// pwm_hw
module pwm_hw(
input clk,      			 
input reset,  			     
input red,                   
input green,                 
input blue,                  
output [19:0] Red_High_HW,   
output [19:0] Red_Low_HW,    
output [19:0] Green_High_HW, 
output [19:0] Green_Low_HW,  
output [19:0] Blue_High_HW,  
output [19:0] Blue_Low_HW    
             );
HW_PWM Red(.clk(clk),.reset(reset),.Colour_input(red),.High_Count(Red_High_HW),.Low_Count(Red_Low_HW));           
HW_PWM Green(.clk(clk),.reset(reset),.Colour_input(green),.High_Count(Green_High_HW), .Low_Count(Green_Low_HW));  
HW_PWM Blue(.clk(clk),.reset(reset),.Colour_input(blue),.High_Count(Blue_High_HW), .Low_Count(Blue_Low_HW));      
endmodule
Size in the first run: ~130 I/O pins, ~7300 um^2 of cells after synthesis.
make LEC_CHECK=0 ABC_AREA=0 CAP_MARGIN=20 CORE_MARGIN=2 CORE_UTILIZATION=72 CTS_CLUSTER_SIZE=24 GPL_ROUTABILITY_DRIVEN=0 MAX_ROUTING_LAYER=met4 PLACE_DENSITY=0.6 SLEW_MARGIN=25 TNS_END_PERCENT=85 finish   # period 1.69 ns
run.sh (not shown) runs the stock make flow with config.mk's settings and CLKGATE_MAP_FILE=.
The first run did not get past clock tree synthesis (4_1_cts) (DPL-0033).
Then changed:
- ABC_AREA: 0 -> default
- CORE_UTILIZATION: 72 -> 67
- CTS_CLUSTER_SIZE: 24 -> 23
- GPL_ROUTABILITY_DRIVEN: 0 -> default
- MAX_ROUTING_LAYER: met4 -> default
- SLEW_MARGIN: 25 -> 20
- TNS_END_PERCENT: 85 -> default
- clock period: 1.69 -> 1.53 ns (I/O delays scaled with it)
This time the run finished but failed the layout checks on negative setup slack. Die area increases by 7.2%. Area after synthesis stays the same. Synthesized cell count stays the same.
Then changed:
- ABC_AREA: default -> 1
- CELL_PAD_IN_SITES_DETAIL_PLACEMENT: default -> 2
- CORE_ASPECT_RATIO: default -> 0.57
- CORE_MARGIN: 2 -> 6
- CORE_UTILIZATION: 67 -> 20
- CTS_CLUSTER_DIAMETER: default -> 363
- CTS_CLUSTER_SIZE: 23 -> 32
- GPL_ROUTABILITY_DRIVEN: default -> 0
- HOLD_SLACK_MARGIN: default -> 0.27
- MAX_ROUTING_LAYER: default -> met5
- MIN_ROUTING_LAYER: default -> met1
- PLACE_DENSITY: 0.6 -> default
- PLACE_DENSITY_LB_ADDON: default -> 0.01
- SLEW_MARGIN: 20 -> 0
- TNS_END_PERCENT: default -> 90
This time the run completed without violations.
First-iteration DRC count went down by about 57%.
Combinational power went up by about 140%.
Worst setup slack is better by 0.41 ns.
Count of clock-buffer cells in the layout decreases by 4.
Worst hold slack is better by 0.27 ns.
Routed wire length increases by about 9%.
Global-route usage came out lower by 24 points.
Register-to-register slack improves by 0.41 ns.
Synthesized cell count climbs by about 30%.
Then changed:
- ABC_AREA: 1 -> default
- CELL_PAD_IN_SITES_DETAIL_PLACEMENT: 2 -> default
- CORE_ASPECT_RATIO: 0.57 -> default
- CORE_MARGIN: 6 -> 2
- CORE_UTILIZATION: 20 -> 40
- CTS_CLUSTER_DIAMETER: 363 -> default
- CTS_CLUSTER_SIZE: 32 -> default
- GPL_ROUTABILITY_DRIVEN: 0 -> default
- HOLD_SLACK_MARGIN: 0.27 -> default
- MAX_ROUTING_LAYER: met5 -> default
- MIN_ROUTING_LAYER: met1 -> default
- PLACE_DENSITY: default -> 0.6
- PLACE_DENSITY_LB_ADDON: 0.01 -> default
- SLEW_MARGIN: 0 -> 20
- TNS_END_PERCENT: 90 -> default
- clock period: 1.53 -> 1.79 ns (I/O delays scaled with it)
Sequential share of layout area went down by 0.39 points.
Cell count went down by 29%.
Worst hold slack gets worse by 0.11 ns.
Wire length went down by 41%.
Worst setup slack gets worse by 0.016 ns.
Via count went down by 18%.
Area after synthesis went up by 2.3%.
Sequential power went down by 21%.
Count of clock-buffer cells in the layout is unchanged.
Clock power went down by 16%.
Then changed:
- CORE_UTILIZATION: 40 -> 72
- CTS_CLUSTER_SIZE: default -> 21
- HOLD_SLACK_MARGIN: default -> -0.09
- clock period: 1.79 -> 1.55 ns (I/O delays scaled with it)
After rerunning: This time the run ended with an error in clock tree synthesis (4_1_cts) on DPL-0038; synthesized area is unchanged; die size fell by about 43%; synthesized cell count stays the same.

========
== run A ==
Starting RTL as in the previous note.
==> flow/config.mk <==
export PLATFORM = sky130hd
export DESIGN_NAME = pwm_hw
export DESIGN_NICKNAME = pwm_hw
export VERILOG_FILES = /design/flow/design.v
export SDC_FILE = /design/flow/constraint.sdc
export NUM_CORES = 4
export LEC_CHECK = 0
export CAP_MARGIN = 20
export CELL_PAD_IN_SITES_GLOBAL_PLACEMENT = 1
export CORE_MARGIN = 2
export CORE_UTILIZATION = 58
export CTS_CLUSTER_DIAMETER = 340
export CTS_CLUSTER_SIZE = 100
export HOLD_SLACK_MARGIN = -0.05
export PLACE_DENSITY = 0.89
export SETUP_SLACK_MARGIN = 0.25
export SLEW_MARGIN = 20
export TNS_END_PERCENT = 20
==> flow/constraint.sdc <==
create_clock -name core_clock -period 2.0 [get_ports {clk}]
set_input_delay 0.4000 -clock core_clock [delete_from_list [all_inputs] [get_ports {clk}]]
set_output_delay 0.4000 -clock core_clock [all_outputs]
set_load 0.01 [all_outputs]
[inputs] run B vs run A
==> flow/config.mk <==
export PLATFORM = sky130hd
export DESIGN_NAME = pwm_hw
export DESIGN_NICKNAME = pwm_hw
export VERILOG_FILES = /design/flow/design.v
export SDC_FILE = /design/flow/constraint.sdc
export NUM_CORES = 4
export LEC_CHECK = 0
export CAP_MARGIN = 5
export CORE_ASPECT_RATIO = 0.51
export CORE_MARGIN = 9
export CORE_UTILIZATION = 38
export CTS_CLUSTER_SIZE = 22
export GPL_TIMING_DRIVEN = 0
export HOLD_SLACK_MARGIN = -0.06
export MAX_ROUTING_LAYER = met4
export PLACE_DENSITY_LB_ADDON = 0.0
export SETUP_SLACK_MARGIN = 0.07
export SLEW_MARGIN = 20
export TNS_END_PERCENT = 75
[summary]
- NOTE: setup slack of the critical path after layout in run B falls short of that of run A
- As of run B, flip-flop and latch area had fallen slightly compared to run A.
- Die extent in x sits higher in run B than in run A.
- NOTE: hold slack in run B exceeds that of run A
- Summary of run B over run A: wire length after detailed routing rose by about 16%, relative contribution of the clock network to total power moved down, peak per-stage delay on the critical path moved up.
- The critical path launch point comes out Blue.High_Count[18]$_SDFFE_PN0P_ in one run and Red.Count[8]$_SDFF_PP0_ in the other, namely in run A and run B respectively.
- Having completed the whole flow, run B delivered a layout that passed the timing, DRC and antenna checks.
Input changes introduced in run C (baseline for comparison: run B):
==> flow/config.mk <==
export PLATFORM = sky130hd
export DESIGN_NAME = pwm_hw
export DESIGN_NICKNAME = pwm_hw
export VERILOG_FILES = /design/flow/design.v
export SDC_FILE = /design/flow/constraint.sdc
export NUM_CORES = 4
export LEC_CHECK = 0
export CAP_MARGIN = 20
export CORE_MARGIN = 2
export CORE_UTILIZATION = 40
export CTS_CLUSTER_SIZE = 34
export MAX_ROUTING_LAYER = met4
export PLACE_DENSITY = 0.6
export SLEW_MARGIN = 20
==> flow/constraint.sdc <==
create_clock -name core_clock -period 2.41 [get_ports {clk}]
set_input_delay 0.4820 -clock core_clock [delete_from_list [all_inputs] [get_ports {clk}]]
set_output_delay 0.4820 -clock core_clock [all_outputs]
set_load 0.01 [all_outputs]
- Run C completed; timing, DRC and antenna clean
- Run C vs run B: data required time of the worst path up
- Worst hold path stage count: run C vs run B down 1
- Run C vs run B: total power down by more than 10%
- Run C against run B: final count of pins violating max slew neither gained nor lost much, length of routed met2 wiring dropped 890 um, via count has increased.
#### Input delta (run D over run C)
--- a/flow/config.mk
+++ b/flow/config.mk
@@ -7,0 +8 @@
+export ABC_AREA = 1
@@ -10,3 +11 @@
-export CORE_UTILIZATION = 40
-export CTS_CLUSTER_SIZE = 34
-export MAX_ROUTING_LAYER = met4
+export CORE_UTILIZATION = 64
==> flow/constraint.sdc <==
create_clock -name core_clock -period 2.43 [get_ports {clk}]
set_input_delay 0.4860 -clock core_clock [delete_from_list [all_inputs] [get_ports {clk}]]
set_output_delay 0.4860 -clock core_clock [all_outputs]
set_load 0.01 [all_outputs]
Notes after the runs:
- The slowest library cell on the worst path comes out sky130_fd_sc_hd__or4_4 in one run and sky130_fd_sc_hd__clkdlybuf4s50_1 in the other, namely in run C and run D respectively.
- Buffer count excluding the clock tree in the final layout for run D: 2.1% down relative to run C
- Sort run C and run D by overall via count from detail_route, descending, and run D comes first.
- Run D: count of TritonRoute iterations in the first routing pass 2 above run C
- Going from run C to run D, final routed wire length divided by cell count grew by a little under 10%.

========
== lane 1 ==
The RTL this note starts from:
==> flow/design.v <==
module pwm_hw(
input clk,      			 
input reset,  			     
input red,                   
input green,                 
input blue,                  
output [19:0] Red_High_HW,   
output [19:0] Red_Low_HW,    
output [19:0] Green_High_HW, 
output [19:0] Green_Low_HW,  
output [19:0] Blue_High_HW,  
output [19:0] Blue_Low_HW    
             );
HW_PWM Red(.clk(clk),.reset(reset),.Colour_input(red),.High_Count(Red_High_HW),.Low_Count(Red_Low_HW));           
HW_PWM Green(.clk(clk),.reset(reset),.Colour_input(green),.High_Count(Green_High_HW), .Low_Count(Green_Low_HW));  
HW_PWM Blue(.clk(clk),.reset(reset),.Colour_input(blue),.High_Count(Blue_High_HW), .Low_Count(Blue_Low_HW));      
endmodule
module HW_PWM(
input clk,                     
input reset,                   
input Colour_input,            
output reg [19:0] High_Count,  
output reg [19:0] Low_Count    
            );
reg PrevPwm;                   
reg [19:0]Count;               
always@(posedge clk)
begin
if (!reset)                    
    begin
	Count<=20'b0;
	High_Count<=20'b0;
	Low_Count<=20'b0;          
	PrevPwm<=1'b0;
	end
else if(Colour_input==1)       
   begin
	if(PrevPwm!=Colour_input)  
		begin
 		Low_Count<=Count;      
		PrevPwm<=1'b1;         
		Count<=20'b0;          
		end
	else
		begin                  
		Count<=Count+1'b1;     
		end
  end
else if(Colour_input==0)       
	begin
	if(PrevPwm!=Colour_input)  
		begin
		High_Count<=Count;     
		PrevPwm<=Colour_input; 
		Count<=20'b0;          
		end
else
     begin                     
     Count<=Count+1'b1;        
     end     
end
end			
endmodule			
clock: 1.37 ns
lec_check: 0
cap_margin: 20
core_margin: 2
core_utilization: 67
cts_cluster_diameter: 268
cts_cluster_size: 95
place_density: 0.4
slew_margin: 20
Lane 1 did not finish; a tool error ended it in global routing.
Input changes introduced in lane 2 (baseline for comparison: lane 1):
Settings: setting CORE_ASPECT_RATIO to 1.35 for the first time; setting ABC_AREA to 1 for the first time.
### Flow results
In lane 2 the implementation ran to completion but is not tape-out ready, as the final checks report negative setup slack. Relative to lane 1, cell area after placement decreased by 820 um^2 in lane 2. Area of the chip on lane 2 is ahead of lane 1. Number of primary I/O pins: lane 2 vs lane 1, no meaningful difference.
--- input diff lane 2..lane 3 ---
Settings: putting SETUP_SLACK_MARGIN at -0.12 where nothing was set; clearing CORE_ASPECT_RATIO, which used to be 1.35; swapping 67 for 72 in CORE_UTILIZATION.
The flow ended early for lane 3: it failed with a tool error in global routing. HPWL after detailed placement: lane 3 > lane 2. Lane 3 vs. lane 2: buffers inserted during post-CTS setup optimization went down 1; weighted congestion at the end of routability-driven global placement has increased. Measured against lane 3, the horizontal die dimension of lane 2 comes out at 0.896 times the reference value. From lane 2 to lane 3, number of enable flip-flop cells did not move at all.

========
the reference run:
// pwm_hw: RTL as listed in full above, without the edits since
export LEC_CHECK = 0
export ABC_AREA = 1
export CAP_MARGIN = 20
export CORE_MARGIN = 2
export CORE_UTILIZATION = 72
export CTS_CLUSTER_DIAMETER = 222
export CTS_CLUSTER_SIZE = 100
export PLACE_DENSITY = 0.4
export SLEW_MARGIN = 20
create_clock -name core_clock -period 1.36 [get_ports {clk}]
The reference run is listed as incomplete: the tool reported an error in 5_1_grt and the run ended there.
Relative to the reference run, the following input files were edited for the trial run:
- CTS_CLUSTER_SIZE: 100 -> unset
- PLACE_DENSITY: 0.4 -> 0.6
- ABC_AREA: 1 -> unset
- CORE_UTILIZATION: 72 -> 40
- CTS_CLUSTER_DIAMETER: 222 -> unset
- the clock period (ns, I/O delays scaled along): 1.36 -> 2.0
## What came out
Both conditions hold for the trial run: the flow ran to the end and the final layout passed the timing, DRC and antenna checks.
The trial run gives less final HPWL from detailed placement than the reference run did.
Diff the reference run -> the trial run: instance count after placement with tap cells included down 9.5%, synthesized area up 2.3%, die area climbed 80%.
Number of unique standard cell types used by synthesis was higher in the run labelled the trial run.
Relative to the reference run, area figure in the yosys stat output increased by about 2.3% in the trial run.

========
// pwm_hw: RTL as listed in full above, without the edits since
Settings: LEC_CHECK=0, ABC_AREA=1, CAP_MARGIN=20, CELL_PAD_IN_SITES_GLOBAL_PLACEMENT=1, CORE_MARGIN=2, CORE_UTILIZATION=52, CTS_CLUSTER_DIAMETER=340, CTS_CLUSTER_SIZE=100, HOLD_SLACK_MARGIN=-0.05, SLEW_MARGIN=20, TNS_END_PERCENT=20; clock period 2.0 ns.
Rerun with:
ABC_AREA = default   (was 1)
CAP_MARGIN = 5   (was 20)
CELL_PAD_IN_SITES_GLOBAL_PLACEMENT = default   (was 1)
CORE_ASPECT_RATIO = 0.51   (was default)
CORE_MARGIN = 9   (was 2)
CORE_UTILIZATION = 38   (was 52)
CTS_CLUSTER_DIAMETER = default   (was 340)
CTS_CLUSTER_SIZE = 22   (was 100)
GPL_ROUTABILITY_DRIVEN = 0   (was default)
GPL_TIMING_DRIVEN = 0   (was default)
HOLD_SLACK_MARGIN = -0.06   (was -0.05)
MAX_ROUTING_LAYER = met4   (was default)
MIN_ROUTING_LAYER = met2   (was default)
PLACE_DENSITY_LB_ADDON = 0.0   (was default)
SETUP_SLACK_MARGIN = 0.07   (was default)
TNS_END_PERCENT = 75   (was 20)
=> This time the run reached the layout checks and failed them: design-rule violations; global-route usage drops by 0.27 points; wire length climbs by about 5.4%; total power drops by 14%; count of clock-buffer cells in the layout climbs by 1.

========
Starts from the design.v that is shown in full above.
make LEC_CHECK=0 ABC_AREA=0 CAP_MARGIN=20 CORE_MARGIN=2 CORE_UTILIZATION=59 GPL_ROUTABILITY_DRIVEN=0 MAX_ROUTING_LAYER=met4 PLACE_DENSITY=0.6 SETUP_SLACK_MARGIN=0.28 SLEW_MARGIN=25 TNS_END_PERCENT=85 finish   # period 0.992 ns
The starting point aborted during clock tree synthesis (DPL-0038).
Edit:
==> flow/config.mk (replaced) <==
export PLATFORM = sky130hd
export DESIGN_NAME = pwm_hw
export DESIGN_NICKNAME = pwm_hw
export VERILOG_FILES = /design/flow/design.v
export SDC_FILE = /design/flow/constraint.sdc
export NUM_CORES = 4
export LEC_CHECK = 0
export CAP_MARGIN = 20
export CORE_MARGIN = 2
export CORE_UTILIZATION = 72
export PLACE_DENSITY = 0.6
export SETUP_SLACK_MARGIN = 0.45
export SLEW_MARGIN = 20
==> flow/constraint.sdc (replaced) <==
create_clock -name core_clock -period 1.55 [get_ports {clk}]
set_input_delay 0.3100 -clock core_clock [delete_from_list [all_inputs] [get_ports {clk}]]
set_output_delay 0.3100 -clock core_clock [all_outputs]
set_load 0.01 [all_outputs]
Outcome: The changed run did not get past clock tree synthesis with DPL-0038; synthesized area stays the same; die area decreases by 17%; synthesized cell count is unchanged.
Edit:
--- a/flow/config.mk
+++ b/flow/config.mk
@@ -10 +10 @@
-export CORE_UTILIZATION = 72
+export CORE_UTILIZATION = 64
@@ -12 +12 @@
-export SETUP_SLACK_MARGIN = 0.45
+export SETUP_SLACK_MARGIN = 0.32
==> flow/constraint.sdc (replaced) <==
create_clock -name core_clock -period 1.04 [get_ports {clk}]
set_input_delay 0.2080 -clock core_clock [delete_from_list [all_inputs] [get_ports {clk}]]
set_output_delay 0.2080 -clock core_clock [all_outputs]
set_load 0.01 [all_outputs]
Result:
- The new run aborted during clock tree synthesis, error DPL-0038
- synthesized cell count is unchanged
- die size rises by 12%
- area after synthesis stays the same
Power figures rest on the tool's default switching activity, not on a simulated workload.
